== run A ==
// Top
module Top(
	input  clk,
	input  rst,
	output pwm_left_out,
	output pwm_right_out,
	output [3:0] ctr_dir_out,
	output [2:0] led,
	input  [1:0]hwsignal,
	output [1:0]leds_hw,
	output wire [2:0] led_pwm_ctr,
	output Trig,
	input Echo,
	output En_tag,
	output csb_En_negedge,
	input Rx,
	output Tx,
	output [7:0] data,
	output [7:0] seg_slect
    );
For scale: roughly 300 flip-flops, roughly 40 I/O pins, roughly 0.017 mm^2 of cells after synthesis.
Settings: LEC_CHECK=0, ABC_AREA=1, CAP_MARGIN=20, CORE_ASPECT_RATIO=0.5, CORE_MARGIN=2, CORE_UTILIZATION=70, CTS_CLUSTER_SIZE=98, PLACE_DENSITY=0.6, SETUP_SLACK_MARGIN=0.71, SLEW_MARGIN=20; clock period 5.6 ns.
run.sh (not shown) runs the stock make flow with config.mk's settings and CLKGATE_MAP_FILE=.
Stage in which a tool error killed run A: global routing (5_1_grt).
Edits applied to the flow inputs when going from run A to run B:
- clearing CORE_ASPECT_RATIO, which used to be 0.5
- clearing ABC_AREA, which used to be 1
- clearing CTS_CLUSTER_SIZE, which used to be 98
- clearing SETUP_SLACK_MARGIN, which used to be 0.71
- swapping 70 for 68 in CORE_UTILIZATION
- swapping 5.6 for 6.43 in the clock period (ns, I/O delays scaled along)
[summary]
Every stage of run B finished as expected; the final checks, on the other hand, flagged negative setup slack, which means the layout fails. Maximum level of the CTS H-tree: run B vs run A identical. Lower area share of and/or/nand/nor cells after synthesis was reported by run B, not run A. In terms of die area, run A and run B differ only marginally.
Input-level comparison between run C and run B:
- CORE_UTILIZATION now 72, was 68
- PLACE_DENSITY now 0.35, was 0.6
- CTS_CLUSTER_SIZE now 73, previously not set
- ABC_AREA now 1, previously not set
- MAX_ROUTING_LAYER now met4, previously not set
- the clock period (ns, I/O delays scaled along) now 4.99, was 6.43
Results
The worst hold slack of run C was superior to that of run B.
In run C the implementation ran to completion but is not tape-out ready, as the final checks report negative setup slack.
Setup slack: run C less than run B
Detailed route wirelength on metal2 in run C vs run B: up about 47%
Input-level comparison between run D and run C:
- CORE_UTILIZATION now 40, was 72
- CTS_CLUSTER_SIZE no longer set, was 73
- MAX_ROUTING_LAYER no longer set, was met4
- ABC_AREA no longer set, was 1
- PLACE_DENSITY now 0.6, was 0.35
- the clock period (ns, I/O delays scaled along) now 8.99, was 4.99
Results
- Every stage of the flow completed for run D, and the final layout passed the timing, DRC and antenna checks.
- Run C ended up with more cell instances than run D did.
- From run C to run D the numbers moved as follows: via count decreased by 7889 relative to the old numbers; leakage power summed over all cells decreased by 25% relative to the old numbers.


Starting RTL as in the previous note.
## Top
module Top(
	input  clk,
	input  rst,
	output pwm_left_out,
	output pwm_right_out,
	output [3:0] ctr_dir_out,
	output [2:0] led,
	input  [1:0]hwsignal,
	output [1:0]leds_hw,
	output wire [2:0] led_pwm_ctr,
	output Trig,
	input Echo,
	output En_tag,
	output csb_En_negedge,
	input Rx,
	output Tx,
	output [7:0] data,
	output [7:0] seg_slect
    );
clock: 3.37 ns
lec_check: 0
abc_area: 1
cap_margin: 15
cell_pad_in_sites_global_placement: 0
core_margin: 2
core_utilization: 72
cts_cluster_diameter: 346
cts_cluster_size: 13
gpl_timing_driven: 1
hold_slack_margin: 0.29
place_density: 0.79
setup_slack_margin: -0.08
slew_margin: 20
The first run never finished: it broke off in clock tree synthesis.
Then changed:
CAP_MARGIN = 20   (was 15)
CELL_PAD_IN_SITES_GLOBAL_PLACEMENT = default   (was 0)
CORE_UTILIZATION = 70   (was 72)
CTS_CLUSTER_DIAMETER = default   (was 346)
CTS_CLUSTER_SIZE = default   (was 13)
GPL_TIMING_DRIVEN = default   (was 1)
HOLD_SLACK_MARGIN = default   (was 0.29)
PLACE_DENSITY = 0.6   (was 0.79)
SETUP_SLACK_MARGIN = default   (was -0.08)
clock period = 5.6 ns   (was 3.37 ns; I/O delays follow)
The changed run finished clean.
Die area came out higher by 2.8%.
Area after synthesis is unchanged.
Synthesized cell count stays the same.
Then changed:
ABC_AREA = default   (was 1)
CORE_UTILIZATION = 72   (was 70)
PLACE_DENSITY = default   (was 0.6)
PLACE_DENSITY_LB_ADDON = 0.0   (was default)
SETUP_SLACK_MARGIN = 1.3   (was default)
clock period = 4.43 ns   (was 5.6 ns; I/O delays follow)
=>
- The changed run never finished: it broke off in clock tree synthesis
- die area decreases by 5.1%
- synthesized cell count went down by 17%
- area after synthesis decreases by 2.5%
Then changed:
PLACE_DENSITY = 0.67   (was default)
PLACE_DENSITY_LB_ADDON = default   (was 0.0)
SETUP_SLACK_MARGIN = default   (was 1.3)
clock period = 5.94 ns   (was 4.43 ns; I/O delays follow)
The new run completed, yet does not pass: setup timing.
Synthesized area stays the same.
Synthesized cell count stays the same.
Die area does not change.
Then changed:
ABC_AREA = 1   (was default)
CTS_CLUSTER_SIZE = 14   (was default)
PLACE_DENSITY = default   (was 0.67)
PLACE_DENSITY_LB_ADDON = 0.15   (was default)
SETUP_SLACK_MARGIN = 1.3   (was default)
clock period = 4.43 ns   (was 5.94 ns; I/O delays follow)
- This time the run died in clock tree synthesis, error DPL-0038
- die area came out higher by about 2.5%
- synthesized area is higher by about 2.6%
- synthesized cell count grows by about 20%
Then changed:
CTS_CLUSTER_DIAMETER = 379   (was default)
CTS_CLUSTER_SIZE = 73   (was 14)
MAX_ROUTING_LAYER = met4   (was default)
PLACE_DENSITY = 0.95   (was default)
PLACE_DENSITY_LB_ADDON = default   (was 0.15)
SETUP_SLACK_MARGIN = default   (was 1.3)
clock period = 4.99 ns   (was 4.43 ns; I/O delays follow)
With this change the flow died in global routing with ODB-0269.
Synthesized area is unchanged.
Die area stays the same.
Synthesized cell count stays the same.


== run 1 ==
Top again, from the RTL that the note above started with.
Settings: LEC_CHECK=0, ABC_AREA=1, CAP_MARGIN=30, CELL_PAD_IN_SITES_DETAIL_PLACEMENT=0, CELL_PAD_IN_SITES_GLOBAL_PLACEMENT=3, CORE_MARGIN=8, CORE_UTILIZATION=40, CTS_CLUSTER_DIAMETER=173, GPL_TIMING_DRIVEN=0, HOLD_SLACK_MARGIN=0.04, MIN_ROUTING_LAYER=met2, SETUP_SLACK_MARGIN=0.09, SLEW_MARGIN=20, TNS_END_PERCENT=15; clock period 15.6 ns.
From the logs: run 1 reached the end of the flow and failed the layout checks with DRC.
Setup changes, run 1 to run 2
Settings: PLACE_DENSITY_LB_ADDON: unset -> 0.11; GPL_TIMING_DRIVEN: 0 -> unset; CELL_PAD_IN_SITES_GLOBAL_PLACEMENT: 3 -> unset; HOLD_SLACK_MARGIN: 0.04 -> unset; CELL_PAD_IN_SITES_DETAIL_PLACEMENT: 0 -> unset; SETUP_SLACK_MARGIN: 0.09 -> 1.67; CAP_MARGIN: 30 -> 20; TNS_END_PERCENT: 15 -> unset; CORE_MARGIN: 8 -> 2; CORE_UTILIZATION: 40 -> 70; CTS_CLUSTER_DIAMETER: 173 -> unset; MIN_ROUTING_LAYER: met2 -> unset; the clock period (ns, I/O delays scaled along): 15.6 -> 5.6.
Results
- The layout from run 2, despite a flow that completed every stage, fails the layout checks, with the failing checks listed as setup timing.
- Compared with run 1, run 2 degrades cell area.
- Multi-input combinational gate total delta (run 2 -> run 1): insignificant
- Between run 2 and run 1, the final critical-path setup slack is higher for run 1.
- Per the comparison of run 2 with run 1, total power of the final layout went up 160%, proportion of cell area occupied by registers went down 3.5 points, power dissipated in the clock network went up 130%.
- | number of setup buffers added after CTS | run 2 vs run 1 | 86 higher |
- Row combinational share of power: run 2 higher / run 1 lower
- Per the comparison of run 2 with run 1, global-route track usage on met3 has decreased; clock-buffer cell count has decreased.
For run 3, these inputs were changed with respect to run 2:
Settings: a deleted PLACE_DENSITY_LB_ADDON that had been 0.11; a change of SLEW_MARGIN from 20 to 5; a change of CORE_UTILIZATION from 70 to 72; a change of SETUP_SLACK_MARGIN from 1.67 to -0.25; an added CTS_CLUSTER_SIZE of 90; a change of the clock period (ns, I/O delays scaled along) from 5.6 to 4.99.
### Flow results
- Run 3 had finished all stages when the layout checks came back failing, citing setup timing.
- Post-layout minimum cycle time (higher): run 2
- Of the two values seen for top layer reached by signal wires, met5 was produced by run 2 and met4 by run 3.
- From run 2 to run 3 the numbers moved as follows: final wirelength saw a decrease, non-clock buffer count saw an increase.


Top again, from the RTL that the note above started with.
==> flow/design.v (excerpt) <==
module Top(
	input  clk,
	input  rst,
	output pwm_left_out,
	output pwm_right_out,
	output [3:0] ctr_dir_out,
	output [2:0] led,
	input  [1:0]hwsignal,
	output [1:0]leds_hw,
	output wire [2:0] led_pwm_ctr,
	output Trig,
	input Echo,
	output En_tag,
	output csb_En_negedge,
	input Rx,
	output Tx,
	output [7:0] data,
	output [7:0] seg_slect
    );
	wire [2:0]hw_ctr;
	wire [2:0]ctr;
	wire [2:0]bl_ctr;
	wire csb_En;                    
	wire bl_En;
	wire [2:0]csb_ctr;
	wire [2:0]middctr;
	PWM pwm(.clk(clk),
				.rst(rst),
				.ctr(ctr),
				.pwm_left_out(pwm_left_out),
				.pwm_right_out(pwm_right_out),
				.ctr_dir_out(ctr_dir_out));
	HongWai hw(.clk(clk),
					.rst(rst),
					.ctr(hw_ctr),
					.hwsignal(hwsignal),
					.leds_hw(leds_hw));
	ChaoShengBo csb(.clk(clk),
					.rst(rst),
					.ctr(csb_ctr),
					.En_o(csb_En),
					.En_negedge_o(csb_En_negedge),
					.Trig(Trig),
					.Echo(Echo),
  ...
Settings: LEC_CHECK=0, ABC_AREA=1, CAP_MARGIN=15, CELL_PAD_IN_SITES_GLOBAL_PLACEMENT=0, CORE_MARGIN=2, CORE_UTILIZATION=72, CTS_CLUSTER_DIAMETER=278, GPL_TIMING_DRIVEN=1, PLACE_DENSITY=0.79, SETUP_SLACK_MARGIN=0.67, SLEW_MARGIN=20; clock period 4.78 ns.
The first run died in 5_1_grt on DPL-0038.
Change:
CAP_MARGIN = 20   (was 15)
CELL_PAD_IN_SITES_GLOBAL_PLACEMENT = not set   (was 0)
CTS_CLUSTER_DIAMETER = not set   (was 278)
CTS_CLUSTER_SIZE = 73   (was not set)
GPL_TIMING_DRIVEN = not set   (was 1)
MAX_ROUTING_LAYER = met4   (was not set)
PLACE_DENSITY = 0.67   (was 0.79)
SETUP_SLACK_MARGIN = not set   (was 0.67)
clock period = 5.94 ns   (was 4.78 ns; I/O delays follow)
What happened: This time the run ran to the end with no violations. Die size does not change. Synthesized cell count is unchanged. Area after synthesis stays the same.
Change:
CTS_CLUSTER_SIZE = 75   (was 73)
MAX_ROUTING_LAYER = not set   (was met4)
SETUP_SLACK_MARGIN = -0.25   (was not set)
SLEW_MARGIN = 5   (was 20)
clock period = 4.99 ns   (was 5.94 ns; I/O delays follow)
After rerunning: The changed run reached the layout checks and failed them: negative setup slack. Via count came out higher by about a fifth. Non-clock buffer count increases by 201. Combinational power grows by well over a third. Clock-buffer cell count is higher by 5. Synthesized cell count stays the same. Setup slack degrades by 1.3 ns. Synthesized area is unchanged. First-iteration DRC count came out higher by well over a third. Clock skew is higher by 0.0048 ns.
Change:
ABC_AREA = not set   (was 1)
CORE_UTILIZATION = 42   (was 72)
CTS_CLUSTER_SIZE = not set   (was 75)
PLACE_DENSITY = 0.6   (was 0.67)
SETUP_SLACK_MARGIN = not set   (was -0.25)
SLEW_MARGIN = 20   (was 5)
clock period = 8.99 ns   (was 4.99 ns; I/O delays follow)
Outcome: The new run finished clean. Count of clock-buffer cells in the layout is higher by 18. Sequential power is lower by 44%. Maximum frequency falls by 30%. Wire length came out lower by 34%. Non-clock buffer count is lower by 207. Sequential cell count stays the same. Final cell count came out lower by 13%. Area after synthesis fell by 2.5%. Synthesized cell count decreases by 17%.
Power figures rest on the tool's default switching activity, not on a simulated workload.
